==> flow/design.v (excerpt) <==
module cpu(
	input clk,
	input reset,
	input logic [15:0] i_mem_rddata,
	input logic i_mem_wait,  
	input logic i_mem_rddatavalid,  
	output logic [15:0] o_mem_wrdata,
	output logic [15:0] o_mem_addr,
	output logic o_mem_rd,
	output logic o_mem_wr
);
	logic PC_write;
	logic Addr_sel;
	logic mem_rd;
	logic mem_wr;
	logic MDR_load;
	logic IR_load;
	logic OpA_sel;
	logic OpAB_load;
	logic [1:0] ALU_1_sel;
	logic [1:0] ALU_2_sel;
	logic [1:0] ALUop_sel;
	logic ALU_out;
	logic RF_write;
	logic Reg_in;
	logic Flag_write;
	logic RF_write_call;
	logic mov_hi;
	logic N, Z, imm;
	logic [3:0] instr;
	datapath data(
		.rst(reset),
		.clk(clk), 
		.i_mem_rddata(i_mem_rddata),
		.i_PC_write(PC_write),
		.i_Addr_sel(Addr_sel),
		.i_mem_wr(mem_wr),
		.i_MDR_load(MDR_load),
		.i_IR_load(IR_load),
		.i_OpA_sel(OpA_sel),
		.i_OpAB_load(OpAB_load),
		.i_ALU_1_sel(ALU_1_sel),
		.i_ALU_2_sel(ALU_2_sel),
  ...
export LEC_CHECK = 0
export ABC_AREA = 1
export CAP_MARGIN = 0
export CORE_ASPECT_RATIO = 0.91
export CORE_MARGIN = 2
export CORE_UTILIZATION = 72
export CTS_CLUSTER_SIZE = 39
export HOLD_SLACK_MARGIN = 0.3
export PLACE_DENSITY_LB_ADDON = 0.06
export SETUP_SLACK_MARGIN = 1.15
export SLEW_MARGIN = 20
export TNS_END_PERCENT = 40
create_clock -name core_clock -period 3.87 [get_ports {clk}]
run.sh (not shown) runs the stock make flow with config.mk's settings and CLKGATE_MAP_FILE=.
The first run produced a layout that fails on negative setup slack.
==> next run, changes <==
Settings changed: CAP_MARGIN 0 to 20, CORE_ASPECT_RATIO 0.91 to unset, CTS_CLUSTER_DIAMETER set to 318, CTS_CLUSTER_SIZE 39 to 96, HOLD_SLACK_MARGIN 0.3 to unset, PLACE_DENSITY_LB_ADDON 0.06 to unset, SETUP_SLACK_MARGIN 1.15 to unset, TNS_END_PERCENT 40 to unset.
Clock period 3.87 ns to 2.13 ns, I/O delays scaled along.
=> This time the run aborted during 5_1_grt (GRT-0232). Synthesized area is unchanged. Synthesized cell count stays the same. Die size barely changes.

---

cpu again, from the RTL that the note above started with.
export LEC_CHECK = 0
export ABC_AREA = 1
export CAP_MARGIN = 0
export CORE_ASPECT_RATIO = 1.33
export CORE_MARGIN = 2
export CORE_UTILIZATION = 72
export CTS_CLUSTER_DIAMETER = 318
export CTS_CLUSTER_SIZE = 96
export HOLD_SLACK_MARGIN = -0.07
export SLEW_MARGIN = 20
create_clock -name core_clock -period 2.13 [get_ports {clk}]
The baseline aborted during 5_1_grt on DPL-0038.
Edit:
==> flow/config.mk (replaced) <==
export PLATFORM = sky130hd
export DESIGN_NAME = cpu
export DESIGN_NICKNAME = cpu
export VERILOG_FILES = /design/flow/design.v
export SDC_FILE = /design/flow/constraint.sdc
export NUM_CORES = 4
export LEC_CHECK = 0
export CAP_MARGIN = 20
export CORE_MARGIN = 2
export CORE_UTILIZATION = 40
export SLEW_MARGIN = 20
==> flow/constraint.sdc (replaced) <==
create_clock -name core_clock -period 4.8 [get_ports {clk}]
set_input_delay 0.9600 -clock core_clock [delete_from_list [all_inputs] [get_ports {clk}]]
set_output_delay 0.9600 -clock core_clock [all_outputs]
set_load 0.01 [all_outputs]
Effect: The new run completed without violations; synthesized area climbs by 2.1%; die size climbs by 81%; synthesized cell count drops by 11%.
Edit:
--- a/flow/config.mk
+++ b/flow/config.mk
@@ -9,3 +9,5 @@
 export CORE_MARGIN = 2
 export CORE_UTILIZATION = 40
+export CTS_CLUSTER_SIZE = 56
+export MAX_ROUTING_LAYER = met4
 export SLEW_MARGIN = 20
Outcome:
- power came out higher by 2.0%
- core utilization came out higher by 0.52 points
- routed wire length came out higher by 1.0%
- final area came out higher by 1.1%
- setup slack gets better by 0.014 ns
- register-to-register slack hardly moves
- count of clock-buffer cells in the layout came out higher by 4
Edit:
--- a/flow/config.mk
+++ b/flow/config.mk
@@ -6,8 +6,7 @@
 export NUM_CORES = 4
 export LEC_CHECK = 0
+export ABC_AREA = 1
 export CAP_MARGIN = 20
 export CORE_MARGIN = 2
-export CORE_UTILIZATION = 40
-export CTS_CLUSTER_SIZE = 56
-export MAX_ROUTING_LAYER = met4
+export CORE_UTILIZATION = 62
 export SLEW_MARGIN = 20
==> flow/constraint.sdc (replaced) <==
create_clock -name core_clock -period 2.13 [get_ports {clk}]
set_input_delay 0.4260 -clock core_clock [delete_from_list [all_inputs] [get_ports {clk}]]
set_output_delay 0.4260 -clock core_clock [all_outputs]
set_load 0.01 [all_outputs]
Result:
- The changed run ran to the end with violations: negative setup slack
- power rose to 2.8 times its value
- setup slack gets worse by 2.1 ns
- worst hold slack gets worse by 0.24 ns
- area after synthesis fell by 2.1%
- count of clock-buffer cells in the layout rose by 2
- critical path depth rose by 5
Edit:
--- a/flow/config.mk
+++ b/flow/config.mk
@@ -9,4 +9,4 @@
 export CAP_MARGIN = 20
 export CORE_MARGIN = 2
-export CORE_UTILIZATION = 62
+export CORE_UTILIZATION = 70
 export SLEW_MARGIN = 20
==> flow/constraint.sdc (replaced) <==
create_clock -name core_clock -period 2.4 [get_ports {clk}]
set_input_delay 0.4800 -clock core_clock [delete_from_list [all_inputs] [get_ports {clk}]]
set_output_delay 0.4800 -clock core_clock [all_outputs]
set_load 0.01 [all_outputs]
After rerunning:
- With this change the flow did not get past 5_1_grt
- die size fell by 11%
- synthesized area is unchanged
- synthesized cell count is unchanged

---

== run 1 ==
Starting RTL as in the previous note.
Design cpu, start of the top module:
module cpu(
	input clk,
	input reset,
	input logic [15:0] i_mem_rddata,
	input logic i_mem_wait,  
	input logic i_mem_rddatavalid,  
	output logic [15:0] o_mem_wrdata,
	output logic [15:0] o_mem_addr,
	output logic o_mem_rd,
	output logic o_mem_wr
);
	logic PC_write;
	logic Addr_sel;
	logic mem_rd;
	logic mem_wr;
	logic MDR_load;
	logic IR_load;
	logic OpA_sel;
	logic OpAB_load;
	logic [1:0] ALU_1_sel;
	logic [1:0] ALU_2_sel;
	logic [1:0] ALUop_sel;
	logic ALU_out;
	logic RF_write;
	logic Reg_in;
	logic Flag_write;
	logic RF_write_call;
	logic mov_hi;
	logic N, Z, imm;
	logic [3:0] instr;
	datapath data(
		.rst(reset),
		.clk(clk), 
		.i_mem_rddata(i_mem_rddata),
		.i_PC_write(PC_write),
		.i_Addr_sel(Addr_sel),
		.i_mem_wr(mem_wr),
		.i_MDR_load(MDR_load),
		.i_IR_load(IR_load),
		.i_OpA_sel(OpA_sel),
		.i_OpAB_load(OpAB_load),
		.i_ALU_1_sel(ALU_1_sel),
		.i_ALU_2_sel(ALU_2_sel),
		.i_ALUop_sel(ALUop_sel),
		.i_ALU_out(ALU_out),
		.i_RF_write(RF_write),
		.i_Reg_in(Reg_in),
		.i_Flag_write(Flag_write),
		.i_RF_write_call(RF_write_call),
		.i_mov_hi(mov_hi),
		.o_N(N),
		.o_Z(Z),
		.o_instr(instr),
		.o_mem_wrdata(o_mem_wrdata),
		.o_mem_addr(o_mem_addr),
		.o_mem_rd(mem_rd),
		.o_mem_wr(mem_wr),
		.o_imm(imm)
	);
	control control(
		.rst(reset),
		.clk(clk),
		.i_N(N),
		.i_Z(Z),
		.i_instr(instr),
		.i_imm(imm),
		.i_mem_wait(i_mem_wait),
		.i_mem_rddatavalid(i_mem_rddatavalid),  
		.o_PC_write(PC_write),
		.o_Addr_sel(Addr_sel),
		.o_mem_rd(o_mem_rd),
		.o_mem_wr(o_mem_wr),
		.o_MDR_load(MDR_load),
		.o_IR_load(IR_load),
		.o_OpA_sel(OpA_sel),
		.o_OpAB_load(OpAB_load),
		.o_ALU_1_sel(ALU_1_sel),
		.o_ALU_2_sel(ALU_2_sel),
		.o_ALUop_sel(ALUop_sel),
		.o_ALU_out(ALU_out),
		.o_RF_write(RF_write),
		.o_Reg_in(Reg_in),
		.o_Flag_write(Flag_write),
		.o_RF_write_call(RF_write_call),
		.o_mov_hi(mov_hi)
	);
endmodule
Settings: LEC_CHECK=0, ABC_AREA=1, CAP_MARGIN=20, CORE_MARGIN=2, CORE_UTILIZATION=71, CTS_CLUSTER_DIAMETER=297, CTS_CLUSTER_SIZE=17, PLACE_DENSITY_LB_ADDON=0.06, SETUP_SLACK_MARGIN=-0.11, SLEW_MARGIN=20; clock period 2.23 ns.
Run 1 terminated abnormally: global routing (5_1_grt) reported GRT-0232.
Setup changes, run 1 to run 2
Settings: a deleted CTS_CLUSTER_DIAMETER that had been 297; a change of SETUP_SLACK_MARGIN from -0.11 to 0.42; a change of the clock period (ns, I/O delays scaled along) from 2.23 to 3.19.
### Flow results
Run 2: all stages done; final checks FAILED (setup timing).
Placeable core region came out exactly the same in run 2 and run 1.
Summary of run 2 over run 1: total instance count after detailed placement moved down, count of state elements after synthesis now sits at about the same level, weighted congestion reported at the end of routability-driven placement fell about 0.56%, total CTS buffers increased by 8 relative to the old numbers.
Buffers inserted during post-CTS setup optimization delta for run 2 relative to run 1: 8 higher
Number of instances in the synthesized netlist: run 2 vs run 1 — no meaningful difference
Taking run 2 over run 1, the total of cells resized after clock tree synthesis ratio works out to 0.60.
Comparing run 2 with run 1, the synthesized area came out essentially unchanged.
Setup changes, run 2 to run 3
Settings: CTS_CLUSTER_SIZE: 17 -> unset; CORE_UTILIZATION: 71 -> 66; CTS_CLUSTER_DIAMETER: unset -> 228; PLACE_DENSITY_LB_ADDON: 0.06 -> unset; SETUP_SLACK_MARGIN: 0.42 -> unset; the clock period (ns, I/O delays scaled along): 3.19 -> 2.4.
--- outcome ---
Run 3 had finished all stages when the layout checks came back failing, citing setup timing.
Run 3 does better than run 2 on final critical delay including setup and external delays.
A highest metal layer with signal wires of met4 is what run 2 shows, while met5 belongs to run 3.
[compare] base=run 2 new=run 3: number of buffers other than clock buffers in the final layout now sits higher, floorplan row count now sits higher, worst setup slack now sits lower.
Routed wire length of run 3 falls short of that of run 2 by a few percent.
Run 2 -> run 3: number of top-level pins delta 0, exact match
Setup changes, run 3 to run 4
Settings: putting SETUP_SLACK_MARGIN at 0.45 where nothing was set; clearing CTS_CLUSTER_DIAMETER, which used to be 228; swapping 66 for 70 in CORE_UTILIZATION; swapping 2.4 for 3.91 in the clock period (ns, I/O delays scaled along).
### Flow results
- Of the two values seen for last element of the critical path, data.o_Z was produced by run 3 and data.ALU_out_reg[15] by run 4.
- Status: count of hold-fix buffers inserted at cts parity (run 4, run 3)
- Cell area was lower in the run labelled run 4.
- For run 4, the kind of path behind the tightest hold check was reg2reg, unlike run 3, where it was in2async.
- The higher critical path depth of run 4 and run 3 is in run 3.
- The final report for run 4 shows a completed flow and a layout that fails verification, specifically setup timing.
Changes in run 5 relative to run 4:
Settings: ABC_AREA: 1 -> unset; CORE_UTILIZATION: 70 -> 40; SETUP_SLACK_MARGIN: 0.45 -> unset; the clock period (ns, I/O delays scaled along): 3.91 -> 4.73.
Findings:
From run 4 to run 5 the numbers moved as follows: global-route wire length before repair moved down; share of the yosys chip area belonging to registers moved down; die area moved up.
Switching component of the power (run 5 vs. run 4) decreases by more than a quarter
The non-clock buffer instance count of the final layout in run 5 was lower than what run 4 gave.
Run 5 finished end to end and its layout was clean on timing, DRC and antenna.

---

Starting RTL as in the previous note.
Settings: LEC_CHECK=0, CAP_MARGIN=20, CELL_PAD_IN_SITES_DETAIL_PLACEMENT=2, CORE_ASPECT_RATIO=0.55, CORE_MARGIN=10, CORE_UTILIZATION=53, CTS_CLUSTER_DIAMETER=358, CTS_CLUSTER_SIZE=25, GPL_TIMING_DRIVEN=0, MAX_ROUTING_LAYER=met5, PLACE_DENSITY_LB_ADDON=0.23, SETUP_SLACK_MARGIN=0.46, SLEW_MARGIN=15; clock period 5.3 ns.
The starting point failed in detailed placement.
Rerun with:
CELL_PAD_IN_SITES_DETAIL_PLACEMENT = unset   (was 2)
CORE_ASPECT_RATIO = unset   (was 0.55)
CORE_MARGIN = 2   (was 10)
CORE_UTILIZATION = 67   (was 53)
CTS_CLUSTER_DIAMETER = unset   (was 358)
CTS_CLUSTER_SIZE = unset   (was 25)
GPL_TIMING_DRIVEN = unset   (was 0)
MAX_ROUTING_LAYER = unset   (was met5)
PLACE_DENSITY_LB_ADDON = unset   (was 0.23)
SETUP_SLACK_MARGIN = unset   (was 0.46)
SLEW_MARGIN = 20   (was 15)
clock period = 3.91 ns   (was 5.3 ns; I/O delays follow)
With this change the flow produced a layout that fails on setup timing.
Die size decreases by a quarter to a third.
Synthesized area stays the same.
Synthesized cell count does not change.
Rerun with:
CTS_CLUSTER_SIZE = 17   (was unset)
SETUP_SLACK_MARGIN = 0.42   (was unset)
clock period = 3.19 ns   (was 3.91 ns; I/O delays follow)
Outcome:
- The new run ran to the end with violations: setup timing
- non-clock buffer count rose by 45
- fmax fell by 0.49%
- hold slack loses 0.097 ns
- critical path depth is unchanged
- routed wire length rose by 5.2%
- via count rose by 3.3%
- power rose by 32%
Rerun with:
ABC_AREA = 1   (was unset)
CORE_UTILIZATION = 52   (was 67)
CTS_CLUSTER_SIZE = unset   (was 17)
SETUP_SLACK_MARGIN = unset   (was 0.42)
clock period = 2.63 ns   (was 3.19 ns; I/O delays follow)
The new run finished but fails on setup timing.
Worst hold slack loses 0.094 ns.
Worst setup slack is better by 0.072 ns.
Routed wire length goes down by 5.9%.
Cell area came out lower by 0.70%.
Clock skew increases by 0.0061 ns.
Fmax went up by 16%.
Sequential cell count is unchanged.
Non-clock buffer count grows by 30.
Total power rises by 17%.
Global-route usage goes down by 9.8 points.

---

cpu again, from the RTL that the note above started with.
==> flow/config.mk <==
export PLATFORM = sky130hd
export DESIGN_NAME = cpu
export DESIGN_NICKNAME = cpu
export VERILOG_FILES = /design/flow/design.v
export SDC_FILE = /design/flow/constraint.sdc
export NUM_CORES = 4
export LEC_CHECK = 0
export ABC_AREA = 1
export CAP_MARGIN = 0
export CORE_MARGIN = 2
export CORE_UTILIZATION = 72
export CTS_CLUSTER_SIZE = 39
export HOLD_SLACK_MARGIN = 0.3
export PLACE_DENSITY_LB_ADDON = 0.06
export SETUP_SLACK_MARGIN = 1.15
export SLEW_MARGIN = 20
export TNS_END_PERCENT = 40
==> flow/constraint.sdc <==
create_clock -name core_clock -period 3.87 [get_ports {clk}]
set_input_delay 0.7740 -clock core_clock [delete_from_list [all_inputs] [get_ports {clk}]]
set_output_delay 0.7740 -clock core_clock [all_outputs]
set_load 0.01 [all_outputs]
The baseline completed, yet does not pass: setup timing.
Edit:
==> flow/config.mk (replaced) <==
export PLATFORM = sky130hd
export DESIGN_NAME = cpu
export DESIGN_NICKNAME = cpu
export VERILOG_FILES = /design/flow/design.v
export SDC_FILE = /design/flow/constraint.sdc
export NUM_CORES = 4
export LEC_CHECK = 0
export CAP_MARGIN = 20
export CORE_MARGIN = 2
export CORE_UTILIZATION = 65
export SLEW_MARGIN = 20
==> flow/constraint.sdc (replaced) <==
create_clock -name core_clock -period 3.26 [get_ports {clk}]
set_input_delay 0.6520 -clock core_clock [delete_from_list [all_inputs] [get_ports {clk}]]
set_output_delay 0.6520 -clock core_clock [all_outputs]
set_load 0.01 [all_outputs]
What happened:
- The new run produced a layout that fails on setup timing
- synthesized area came out higher by a few percent
- routed wire length is lower by a few percent
- power came out higher by about a fifth
- die area increases by roughly a tenth
- count of clock-buffer cells in the layout is higher by 2
- via count goes down by a few percent
- final area is higher by a little under a tenth
- core utilization decreases by 4.0 points
Edit:
--- a/flow/config.mk
+++ b/flow/config.mk
@@ -8,4 +8,4 @@
 export CAP_MARGIN = 20
 export CORE_MARGIN = 2
-export CORE_UTILIZATION = 65
+export CORE_UTILIZATION = 66
 export SLEW_MARGIN = 20
==> flow/constraint.sdc (replaced) <==
create_clock -name core_clock -period 3.96 [get_ports {clk}]
set_input_delay 0.7920 -clock core_clock [delete_from_list [all_inputs] [get_ports {clk}]]
set_output_delay 0.7920 -clock core_clock [all_outputs]
set_load 0.01 [all_outputs]
The changed run reached the layout checks and failed them: setup timing.
Design area went down by about 2%.
Synthesized area stays the same.
Via count hardly moves.
Power came out lower by 21%.
Clock skew rose by 0.011 ns.
Edit:
--- a/flow/config.mk
+++ b/flow/config.mk
@@ -6,6 +6,7 @@
 export NUM_CORES = 4
 export LEC_CHECK = 0
+export ABC_AREA = 1
 export CAP_MARGIN = 20
 export CORE_MARGIN = 2
-export CORE_UTILIZATION = 66
+export CORE_UTILIZATION = 72
 export SLEW_MARGIN = 20
==> flow/constraint.sdc (replaced) <==
create_clock -name core_clock -period 4.19 [get_ports {clk}]
set_input_delay 0.8380 -clock core_clock [delete_from_list [all_inputs] [get_ports {clk}]]
set_output_delay 0.8380 -clock core_clock [all_outputs]
set_load 0.01 [all_outputs]
The new run ran to the end with violations: setup timing.
Global-route usage went up by 4.4 points.
Hold slack loses 0.024 ns.
Wire length stays flat.
Synthesized cell count went up by about 12%.
Cell area fell by 8.5%.
Sequential power goes down by 7.1%.
Combinational power falls by 21%.
Register-to-register slack gains 0.39 ns.
Synthesized area decreases by about 2%.
Power is estimated from default activity; no workload was simulated.
